Setup of run A:
==> flow/design.v (excerpt) <==
module top(
    input logic clk,         
    input logic rst,         
    output logic RGB_R,      
    output logic RGB_G,      
    output logic RGB_B       
);
For scale: ~2400 cells after synthesis, roughly 77 flip-flops, roughly 5 I/O pins.
clock: 16.0 ns
lec_check: 0
abc_area: 0
cap_margin: 5
cell_pad_in_sites_detail_placement: 0
core_aspect_ratio: 1.29
core_margin: 2
core_utilization: 26
gpl_routability_driven: 0
hold_slack_margin: 0.07
max_routing_layer: met4
min_routing_layer: met1
place_density: 0.62
setup_slack_margin: -0.18
slew_margin: 5
tns_end_percent: 80
run.sh (not shown) runs the stock make flow with config.mk's settings and CLKGATE_MAP_FILE=.
Relative to run A, the following input files were edited for run B:
Settings: clearing SETUP_SLACK_MARGIN, which used to be -0.18; swapping 5 for 20 in SLEW_MARGIN; clearing MIN_ROUTING_LAYER, which used to be met1; clearing TNS_END_PERCENT, which used to be 80; clearing MAX_ROUTING_LAYER, which used to be met4; clearing ABC_AREA, which used to be 0; clearing CELL_PAD_IN_SITES_DETAIL_PLACEMENT, which used to be 0; clearing CORE_ASPECT_RATIO, which used to be 1.29; swapping 5 for 20 in CAP_MARGIN; clearing GPL_ROUTABILITY_DRIVEN, which used to be 0; clearing HOLD_SLACK_MARGIN, which used to be 0.07; clearing PLACE_DENSITY, which used to be 0.62; swapping 26 for 40 in CORE_UTILIZATION; swapping 16.0 for 13.3 in the clock period (ns, I/O delays scaled along).
Results
Run B: full flow OK, the timing, design-rule and antenna checks passed. On floorplan core area: between run A and run B, it ends up lower for run B. [compare] base=run A new=run B: number of cells produced by synthesis flat; wire length climbed 250 microns.
Edits applied to the flow inputs when going from run B to run C:
Settings: setting CTS_CLUSTER_SIZE to 92 for the first time; setting TNS_END_PERCENT to 10 for the first time; setting CTS_CLUSTER_DIAMETER to 398 for the first time; changing the clock period (ns, I/O delays scaled along) from 13.3 to 14.0.
## What came out
- Run C completed; timing, DRC and antenna clean
- Synthesized cell count: run B vs run C identical
- Summary of run C over run B: portion of total power attributed to the clock network moved down, post-route cell area now sits lower, hold slack picked up an extra 0.0043 ns, post-layout worst setup margin went up by 0.22 ns.
diff inputs: run C => run D
Settings: clearing CTS_CLUSTER_SIZE, which used to be 92; clearing TNS_END_PERCENT, which used to be 10; putting SETUP_SLACK_MARGIN at 0.97 where nothing was set; putting CORE_ASPECT_RATIO at 1.46 where nothing was set; clearing CTS_CLUSTER_DIAMETER, which used to be 398; swapping 14.0 for 13.3 in the clock period (ns, I/O delays scaled along).
### Flow results
Each of the runs, namely run D and run C, reached the end of the flow and came out clean. Taking run C as the reference, in run D final weighted congestion in routability-driven placement increased by 2.4% relative to the old numbers; clock-buffer cell count decreased by 1 relative to the old numbers; worst setup slack increased by 0.32 ns relative to the old numbers; timing-limited maximum frequency increased by about 9% relative to the old numbers; fraction of met1 tracks used by global routing decreased by 4.8 points relative to the old numbers. In the tables for run D and run C, critical path arrival reads higher with run C. Summary — final area, run D relative to run C: higher, by about 3%. Run D vs run C on sum of net half-perimeters after detailed placement: run D is the higher one. clock as the highest-power group was reported by run D, and sequential cells by run C. Run D ended up with current_degree[3] as its start point of the critical path; run C ended up with current_degree[2].


Starting RTL as in the previous note.
make LEC_CHECK=0 ABC_AREA=1 CAP_MARGIN=20 CORE_MARGIN=5 CORE_UTILIZATION=40 CTS_CLUSTER_SIZE=29 HOLD_SLACK_MARGIN=0.2 MIN_ROUTING_LAYER=met2 PLACE_DENSITY=0.66 SLEW_MARGIN=20 finish   # period 14.0 ns
The starting point produced a clean layout.
Then changed:
Settings changed: ABC_AREA 1 to not set, CORE_MARGIN 5 to 2, CTS_CLUSTER_DIAMETER set to 180, CTS_CLUSTER_SIZE 29 to 91, HOLD_SLACK_MARGIN 0.2 to not set, MIN_ROUTING_LAYER met2 to not set, PLACE_DENSITY 0.66 to not set, TNS_END_PERCENT set to 15.
After rerunning: The changed run finished with timing, DRC and antenna clean. Routed wire length climbs by about 4.4%. Critical path depth drops by 32. Die size drops by 4.5%. Cell count drops by 9.1%. Power drops by about 7%. Final area climbs by about 1.2%. Utilization climbs by 0.42 points.
Then changed:
Settings changed: CORE_UTILIZATION 40 to 72, CTS_CLUSTER_DIAMETER 180 to not set, CTS_CLUSTER_SIZE 91 to not set, PLACE_DENSITY set to 0.39, SETUP_SLACK_MARGIN set to 2.36, TNS_END_PERCENT 15 to not set.
Clock period 14.0 ns to 10.6 ns, I/O delays scaled along.
What happened:
- With this change the flow stopped in global routing
- area after synthesis does not change
- die size fell by 44%
- synthesized cell count stays the same
Then changed:
Settings changed: CTS_CLUSTER_DIAMETER set to 391, CTS_CLUSTER_SIZE set to 100, PLACE_DENSITY 0.39 to 0.41, SETUP_SLACK_MARGIN 2.36 to 0.98, TNS_END_PERCENT set to 5.
Outcome: The new run aborted during global routing (GRT-0232); die size stays the same; synthesized area stays the same; synthesized cell count is unchanged.
Then changed:
Settings changed: ABC_AREA set to 1, CORE_UTILIZATION 72 to 57, CTS_CLUSTER_DIAMETER 391 to not set, CTS_CLUSTER_SIZE 100 to not set, PLACE_DENSITY 0.41 to not set, SETUP_SLACK_MARGIN 0.98 to not set, TNS_END_PERCENT 5 to not set.
Clock period 10.6 ns to 9.65 ns, I/O delays scaled along.
Outcome:
- With this change the flow completed, yet does not pass: negative setup slack
- synthesized area goes down by 0.65%
- synthesized cell count came out higher by 14%
- die size rose by 25%
Power figures rest on the tool's default switching activity, not on a simulated workload.
